== run 1 ==
// Top
module Top(
  input         clock,
                reset,
  input  [31:0] io_address,
  input         io_addr_strobe,
  input  [31:0] io_write_data,
  input         io_write_strobe,
  input  [3:0]  io_byte_enable,
  input         io_read_strobe,
  output [31:0] io_read_data,
  input  [15:0] sw,
  output [15:0] led,
  output [7:0]  anode_assert,
  output [6:0]  segs
);
  wire [31:0] _mmioSubsystem_io_fp_rd_data;
  wire        _mcsBridge_io_fp_video_cs;
  wire        _mcsBridge_io_fp_mmio_cs;
  wire        _mcsBridge_io_fp_write;
  wire        _mcsBridge_io_fp_read;
  wire [20:0] _mcsBridge_io_fp_addr;
  wire [31:0] _mcsBridge_io_fp_wr_data;
  mcs_bridge mcsBridge (
    .io_io_address      (io_address),
    .io_io_addr_strobe  (io_addr_strobe),
    .io_io_write_data   (io_write_data),
    .io_io_write_strobe (io_write_strobe),
    .io_io_byte_enable  (io_byte_enable),
    .io_io_read_data    (io_read_data),
    .io_io_read_strobe  (io_read_strobe),
    .io_fp_video_cs     (_mcsBridge_io_fp_video_cs),
    .io_fp_mmio_cs      (_mcsBridge_io_fp_mmio_cs),
    .io_fp_write        (_mcsBridge_io_fp_write),
    .io_fp_read         (_mcsBridge_io_fp_read),
    .io_fp_addr         (_mcsBridge_io_fp_addr),
    .io_fp_wr_data      (_mcsBridge_io_fp_wr_data),
    .io_fp_rd_data      (_mmioSubsystem_io_fp_rd_data)
  );
  mmio_subsystem mmioSubsystem (
    .clock           (clock),
    .reset           (reset),
    .io_fp_video_cs  (_mcsBridge_io_fp_video_cs),
    .io_fp_mmio_cs   (_mcsBridge_io_fp_mmio_cs),
    .io_fp_write     (_mcsBridge_io_fp_write),
    .io_fp_read      (_mcsBridge_io_fp_read),
    .io_fp_addr      (_mcsBridge_io_fp_addr),
    .io_fp_wr_data   (_mcsBridge_io_fp_wr_data),
    .io_fp_rd_data   (_mmioSubsystem_io_fp_rd_data),
    .io_data_in      (sw),
    .io_data_out     (led),
    .io_anode_assert (anode_assert),
    .io_segs         (segs)
  );
endmodule
Settings: LEC_CHECK=0, ABC_AREA=1, CAP_MARGIN=20, CORE_MARGIN=2, CORE_UTILIZATION=68, SLEW_MARGIN=20; clock period 0.995 ns.
run.sh (not shown) runs the stock make flow with config.mk's settings and CLKGATE_MAP_FILE=.
For run 1, the flow was terminated by a tool error in detailed placement and produced no final design.
[inputs] run 2 vs run 1
# run 1
export LEC_CHECK = 0
export ABC_AREA = 1
export CAP_MARGIN = 20
export CORE_MARGIN = 2
export CORE_UTILIZATION = 68
export SLEW_MARGIN = 20
create_clock -name core_clock -period 0.995 [get_ports {clock}]
# run 2
export LEC_CHECK = 0
export ABC_AREA = 1
export CAP_MARGIN = 20
export CORE_MARGIN = 2
export CORE_UTILIZATION = 72
export PLACE_DENSITY_LB_ADDON = 0.04
export SETUP_SLACK_MARGIN = 0.27
export SLEW_MARGIN = 20
create_clock -name core_clock -period 0.995 [get_ports {clock}]
Results
The die of run 2 is smaller than the one used in run 1.
From run 1 to run 2 the numbers moved as follows: synthesis-stage register bit count did not really move, core outline area went down, floorplan die width went down.
Run 2 got as far as detailed placement, where a tool error ended the run.
Input changes introduced in run 3 (baseline for comparison: run 2):
# run 2
export LEC_CHECK = 0
export ABC_AREA = 1
export CAP_MARGIN = 20
export CORE_MARGIN = 2
export CORE_UTILIZATION = 72
export PLACE_DENSITY_LB_ADDON = 0.04
export SETUP_SLACK_MARGIN = 0.27
export SLEW_MARGIN = 20
create_clock -name core_clock -period 0.995 [get_ports {clock}]
# run 3
export LEC_CHECK = 0
export CAP_MARGIN = 20
export CELL_PAD_IN_SITES_GLOBAL_PLACEMENT = 0
export CORE_MARGIN = 2
export CORE_UTILIZATION = 66
export MAX_ROUTING_LAYER = met4
export MIN_ROUTING_LAYER = met1
export SLEW_MARGIN = 20
create_clock -name core_clock -period 3.82 [get_ports {clock}]
==> results <==
Status run 3: flow complete, layout not clean - setup timing. As of run 3, synthesized instance count had fallen by more than 10% compared to run 2. Placer's final routability congestion estimate was lower in the run labelled run 3. Post-synthesis cell type count, run 3 vs run 2: up by more than half.

========
Top again, from the RTL that the note above started with.
## Top
module Top(
  input         clock,
                reset,
  input  [31:0] io_address,
  input         io_addr_strobe,
  input  [31:0] io_write_data,
  input         io_write_strobe,
  input  [3:0]  io_byte_enable,
  input         io_read_strobe,
  output [31:0] io_read_data,
  input  [15:0] sw,
  output [15:0] led,
  output [7:0]  anode_assert,
  output [6:0]  segs
);
  wire [31:0] _mmioSubsystem_io_fp_rd_data;
  wire        _mcsBridge_io_fp_video_cs;
  wire        _mcsBridge_io_fp_mmio_cs;
  wire        _mcsBridge_io_fp_write;
  wire        _mcsBridge_io_fp_read;
  wire [20:0] _mcsBridge_io_fp_addr;
  wire [31:0] _mcsBridge_io_fp_wr_data;
  mcs_bridge mcsBridge (
    .io_io_address      (io_address),
    .io_io_addr_strobe  (io_addr_strobe),
    .io_io_write_data   (io_write_data),
    .io_io_write_strobe (io_write_strobe),
    .io_io_byte_enable  (io_byte_enable),
    .io_io_read_data    (io_read_data),
    .io_io_read_strobe  (io_read_strobe),
    .io_fp_video_cs     (_mcsBridge_io_fp_video_cs),
    .io_fp_mmio_cs      (_mcsBridge_io_fp_mmio_cs),
    .io_fp_write        (_mcsBridge_io_fp_write),
    .io_fp_read         (_mcsBridge_io_fp_read),
    .io_fp_addr         (_mcsBridge_io_fp_addr),
    .io_fp_wr_data      (_mcsBridge_io_fp_wr_data),
    .io_fp_rd_data      (_mmioSubsystem_io_fp_rd_data)
  );
  mmio_subsystem mmioSubsystem (
    .clock           (clock),
    .reset           (reset),
    .io_fp_video_cs  (_mcsBridge_io_fp_video_cs),
    .io_fp_mmio_cs   (_mcsBridge_io_fp_mmio_cs),
    .io_fp_write     (_mcsBridge_io_fp_write),
    .io_fp_read      (_mcsBridge_io_fp_read),
    .io_fp_addr      (_mcsBridge_io_fp_addr),
    .io_fp_wr_data   (_mcsBridge_io_fp_wr_data),
    .io_fp_rd_data   (_mmioSubsystem_io_fp_rd_data),
    .io_data_in      (sw),
    .io_data_out     (led),
    .io_anode_assert (anode_assert),
    .io_segs         (segs)
  );
endmodule
clock: 1.73 ns
lec_check: 0
cap_margin: 40
cell_pad_in_sites_global_placement: 0
core_margin: 2
core_utilization: 72
cts_cluster_diameter: 197
max_routing_layer: met5
min_routing_layer: met1
place_density: 0.4
setup_slack_margin: 0.1
slew_margin: 20
The first run ended with an error in 3_5_place_dp on DPL-0033.
Change:
==> flow/config.mk (replaced) <==
export PLATFORM = sky130hd
export DESIGN_NAME = Top
export DESIGN_NICKNAME = Top
export VERILOG_FILES = /design/flow/design.v
export SDC_FILE = /design/flow/constraint.sdc
export NUM_CORES = 4
export LEC_CHECK = 0
export CAP_MARGIN = 0
export CORE_MARGIN = 2
export CORE_UTILIZATION = 67
export CTS_CLUSTER_SIZE = 33
export SLEW_MARGIN = 20
==> flow/constraint.sdc (replaced) <==
create_clock -name core_clock -period 3.69 [get_ports {clock}]
set_input_delay 0.7380 -clock core_clock [delete_from_list [all_inputs] [get_ports {clock}]]
set_output_delay 0.7380 -clock core_clock [all_outputs]
set_load 0.01 [all_outputs]
After rerunning: Now the flow produced a layout that fails on setup timing; area after synthesis does not change; synthesized cell count is unchanged; die area grows by a little under a tenth.
Change:
--- a/flow/config.mk
+++ b/flow/config.mk
@@ -8,0 +9 @@
+export CELL_PAD_IN_SITES_GLOBAL_PLACEMENT = 0
@@ -10,2 +11,3 @@
-export CORE_UTILIZATION = 67
-export CTS_CLUSTER_SIZE = 33
+export CORE_UTILIZATION = 66
+export MAX_ROUTING_LAYER = met5
+export MIN_ROUTING_LAYER = met1
==> flow/constraint.sdc (replaced) <==
create_clock -name core_clock -period 3.82 [get_ports {clock}]
set_input_delay 0.7640 -clock core_clock [delete_from_list [all_inputs] [get_ports {clock}]]
set_output_delay 0.7640 -clock core_clock [all_outputs]
set_load 0.01 [all_outputs]
What happened: The changed run finished with setup timing left. Power stays flat. Routed wire length went up by about 4.4%. Critical path depth shrinks by 2. Clock-buffer cell count goes down by 1. Synthesized area does not change. Die size is higher by about 1.5%. Register-to-register slack improves by 0.23 ns.
Change:
--- a/flow/config.mk
+++ b/flow/config.mk
@@ -8,2 +8 @@
-export CAP_MARGIN = 0
-export CELL_PAD_IN_SITES_GLOBAL_PLACEMENT = 0
+export CAP_MARGIN = 20
@@ -11,3 +10 @@
-export CORE_UTILIZATION = 66
-export MAX_ROUTING_LAYER = met5
-export MIN_ROUTING_LAYER = met1
+export CORE_UTILIZATION = 40
==> flow/constraint.sdc (replaced) <==
create_clock -name core_clock -period 4.5 [get_ports {clock}]
set_input_delay 0.9000 -clock core_clock [delete_from_list [all_inputs] [get_ports {clock}]]
set_output_delay 0.9000 -clock core_clock [all_outputs]
set_load 0.01 [all_outputs]
Now the flow completed without violations.
Area after synthesis is unchanged.
Worst hold slack hardly moves.
Die size is higher by 63%.
Count of clock-buffer cells in the layout rises by 6.
Setup slack is better by 0.97 ns.

========
Top again, from the RTL that the note above started with.
make LEC_CHECK=0 ABC_AREA=1 CAP_MARGIN=5 CELL_PAD_IN_SITES_DETAIL_PLACEMENT=1 CELL_PAD_IN_SITES_GLOBAL_PLACEMENT=1 CORE_ASPECT_RATIO=1.06 CORE_MARGIN=2 CORE_UTILIZATION=38 GPL_ROUTABILITY_DRIVEN=0 MAX_ROUTING_LAYER=met5 MIN_ROUTING_LAYER=met1 SLEW_MARGIN=0 TNS_END_PERCENT=20 finish   # period 3.82 ns
The starting point finished but fails on setup timing.
Edit:
ABC_AREA = unset   (was 1)
CAP_MARGIN = 20   (was 5)
CELL_PAD_IN_SITES_DETAIL_PLACEMENT = unset   (was 1)
CELL_PAD_IN_SITES_GLOBAL_PLACEMENT = 0   (was 1)
CORE_ASPECT_RATIO = unset   (was 1.06)
CORE_UTILIZATION = 58   (was 38)
GPL_ROUTABILITY_DRIVEN = unset   (was 0)
PLACE_DENSITY_LB_ADDON = 0.19   (was unset)
SLEW_MARGIN = 20   (was 0)
TNS_END_PERCENT = unset   (was 20)
What happened: The new run completed and failed the layout checks on setup timing. Register-to-register slack gets worse by 0.08 ns. Synthesized cell count decreases by about a fifth. Wire length decreases by a quarter to a third. Design area decreases by a little under a tenth. Sequential share of layout area increases by 1.9 points. Setup slack gets worse by 0.20 ns. Total power decreases by roughly a tenth. Core utilization increases by 27 points. Count of clock-buffer cells in the layout decreases by 6.
Edit:
CORE_UTILIZATION = 70   (was 58)
CTS_CLUSTER_SIZE = 37   (was unset)
PLACE_DENSITY = 0.64   (was unset)
PLACE_DENSITY_LB_ADDON = unset   (was 0.19)
Result: The new run never finished: it broke off in global routing. Area after synthesis is unchanged. Die size decreases by about a fifth. Synthesized cell count stays the same.

========
Setup of exp/garnet:
Top again, from the RTL that the note above started with.
clock: 1.73 ns
lec_check: 0
cap_margin: 20
cell_pad_in_sites_global_placement: 0
core_margin: 2
core_utilization: 72
cts_cluster_diameter: 197
max_routing_layer: met5
min_routing_layer: met1
place_density: 0.4
setup_slack_margin: 0.1
slew_margin: 20
exp/garnet did not make it past detailed placement, where a tool error ended it.
Modified inputs, exp/indigo compared to exp/garnet
Settings: MAX_ROUTING_LAYER no longer set, was met5; SETUP_SLACK_MARGIN no longer set, was 0.1; CTS_CLUSTER_DIAMETER no longer set, was 197; PLACE_DENSITY no longer set, was 0.4; MIN_ROUTING_LAYER no longer set, was met1; CELL_PAD_IN_SITES_GLOBAL_PLACEMENT no longer set, was 0; CORE_UTILIZATION now 17, was 72; the clock period (ns, I/O delays scaled along) now 4.45, was 1.73.
Notes after the runs:
exp/indigo finished every stage and its layout cleared the timing, design-rule and antenna checks.
Higher final RePlAce weighted congestion among exp/garnet and exp/indigo: exp/garnet
Going from exp/garnet to exp/indigo, sequential fraction of the synthesis area shows no meaningful change; number of placement rows shows an increase of 50; share of synthesized registers carrying an async set or reset shows no meaningful change; die area shows an increase of 310%.
Against exp/garnet, exp/indigo comes in 130 um higher on die extent in y.
Re simple-gate portion of the synthesized area: no difference whatsoever between exp/garnet and exp/indigo.
Going from exp/garnet to exp/indigo, yosys cell count now sits at about the same level; yosys synthesis chip area stayed essentially flat; horizontal die size has increased.

========
## lagoon
Starting RTL as in the previous note.
==> flow/config.mk <==
export PLATFORM = sky130hd
export DESIGN_NAME = Top
export DESIGN_NICKNAME = Top
export VERILOG_FILES = /design/flow/design.v
export SDC_FILE = /design/flow/constraint.sdc
export NUM_CORES = 4
export LEC_CHECK = 0
export ABC_AREA = 0
export CAP_MARGIN = 0
export CELL_PAD_IN_SITES_GLOBAL_PLACEMENT = 3
export CORE_ASPECT_RATIO = 1.18
export CORE_MARGIN = 2
export CORE_UTILIZATION = 40
export CTS_CLUSTER_DIAMETER = 248
export GPL_TIMING_DRIVEN = 0
export MIN_ROUTING_LAYER = met2
export SLEW_MARGIN = 20
==> flow/constraint.sdc <==
create_clock -name core_clock -period 5.43 [get_ports {clock}]
set_input_delay 1.0860 -clock core_clock [delete_from_list [all_inputs] [get_ports {clock}]]
set_output_delay 1.0860 -clock core_clock [all_outputs]
set_load 0.01 [all_outputs]
FAIL lagoon @ global placement: tool exited with error
Modified inputs, yarrow compared to lagoon
- CTS_CLUSTER_DIAMETER removed (was 248)
- CORE_ASPECT_RATIO removed (was 1.18)
- ABC_AREA removed (was 0)
- MIN_ROUTING_LAYER removed (was met2)
- GPL_TIMING_DRIVEN removed (was 0)
- CAP_MARGIN changed from 0 to 20
- CELL_PAD_IN_SITES_GLOBAL_PLACEMENT removed (was 3)
- the clock period (ns, I/O delays scaled along) changed from 5.43 to 4.45
--- outcome ---
yarrow: PASS, flow complete, no timing, DRC or antenna violations. Re initial cell density of the core: lagoon was lower than yarrow. As far as die size is concerned, lagoon and yarrow perform about the same. Re chip area in the Yosys report: no difference whatsoever between lagoon and yarrow.
## Diff of input files: xenon against yarrow
- HOLD_SLACK_MARGIN newly set to -0.08
- CTS_CLUSTER_SIZE newly set to 36
- CORE_UTILIZATION changed from 40 to 68
- CAP_MARGIN changed from 20 to 35
- the clock period (ns, I/O delays scaled along) changed from 4.45 to 3.79
[summary]
Completing all stages was not enough for xenon: its layout failed the final checks because of setup timing. From yarrow to xenon the numbers moved as follows: relative contribution of the clock network to total power shrank by 4.3 points, die area now smaller. Post-layout total power in xenon is 8.3% higher than in yarrow.

========
== lane 1 ==
Starting RTL as in the previous note.
export LEC_CHECK = 0
export CAP_MARGIN = 20
export CORE_MARGIN = 2
export CORE_UTILIZATION = 67
export SLEW_MARGIN = 20
create_clock -name core_clock -period 3.98 [get_ports {clock}]
The flow for lane 1 finished, though final verification flagged setup timing.
--- input diff lane 1..lane 2 ---
Settings: CORE_UTILIZATION now 72, was 67; SETUP_SLACK_MARGIN now -0.1, previously not set; ABC_AREA now 1, previously not set; PLACE_DENSITY now 0.92, previously not set; the clock period (ns, I/O delays scaled along) now 0.995, was 3.98.
==> results <==
Seen in the log of lane 2: DPL-0038 during detailed placement, after which the run never completed. Between lane 1 and lane 2, the die size figures differ only marginally. Lane 2 vs lane 1: sequential element share of the synthesized area down. In lane 2, the floorplan-stage core utilization came out 5.3 points above the value in lane 1. Changes observed in lane 2 relative to lane 1: post-synthesis xor/xnor area fraction went down by 1.8 points, number of instances in the synthesized netlist went up by 26%, synthesized area per cell went down by about 15%.

========
## run a
Top again, from the RTL that the note above started with.
make LEC_CHECK=0 CAP_MARGIN=0 CORE_MARGIN=2 CORE_UTILIZATION=71 CTS_CLUSTER_DIAMETER=26 CTS_CLUSTER_SIZE=37 SETUP_SLACK_MARGIN=0.23 SLEW_MARGIN=20 finish   # period 3.81 ns
Run a did not make it past clock tree synthesis, where a tool error ended it.
### run a -> run b
- putting PLACE_DENSITY_LB_ADDON at 0.19 where nothing was set
- clearing CTS_CLUSTER_SIZE, which used to be 37
- swapping 26 for 119 in CTS_CLUSTER_DIAMETER
- swapping 0 for 20 in CAP_MARGIN
- putting MIN_ROUTING_LAYER at met2 where nothing was set
- swapping 71 for 38 in CORE_UTILIZATION
- putting GPL_TIMING_DRIVEN at 0 where nothing was set
- clearing SETUP_SLACK_MARGIN, which used to be 0.23
- swapping 3.81 for 4.5 in the clock period (ns, I/O delays scaled along)
Findings:
- No crash in run b: every stage finished, but the layout fails its final checks due to setup timing.
- ~same arithmetic-cell share of the synthesized area counting full adders, half adders and majority gates in run b and run a
- Total standard cell area after synthesis: run a vs run b — no meaningful difference
- Comparing pre-CTS worst setup slack for run b and run a, the smaller number came from run b.
- Die size in run b vs run a: up about 80%
Power and IR drop assume default switching activity.
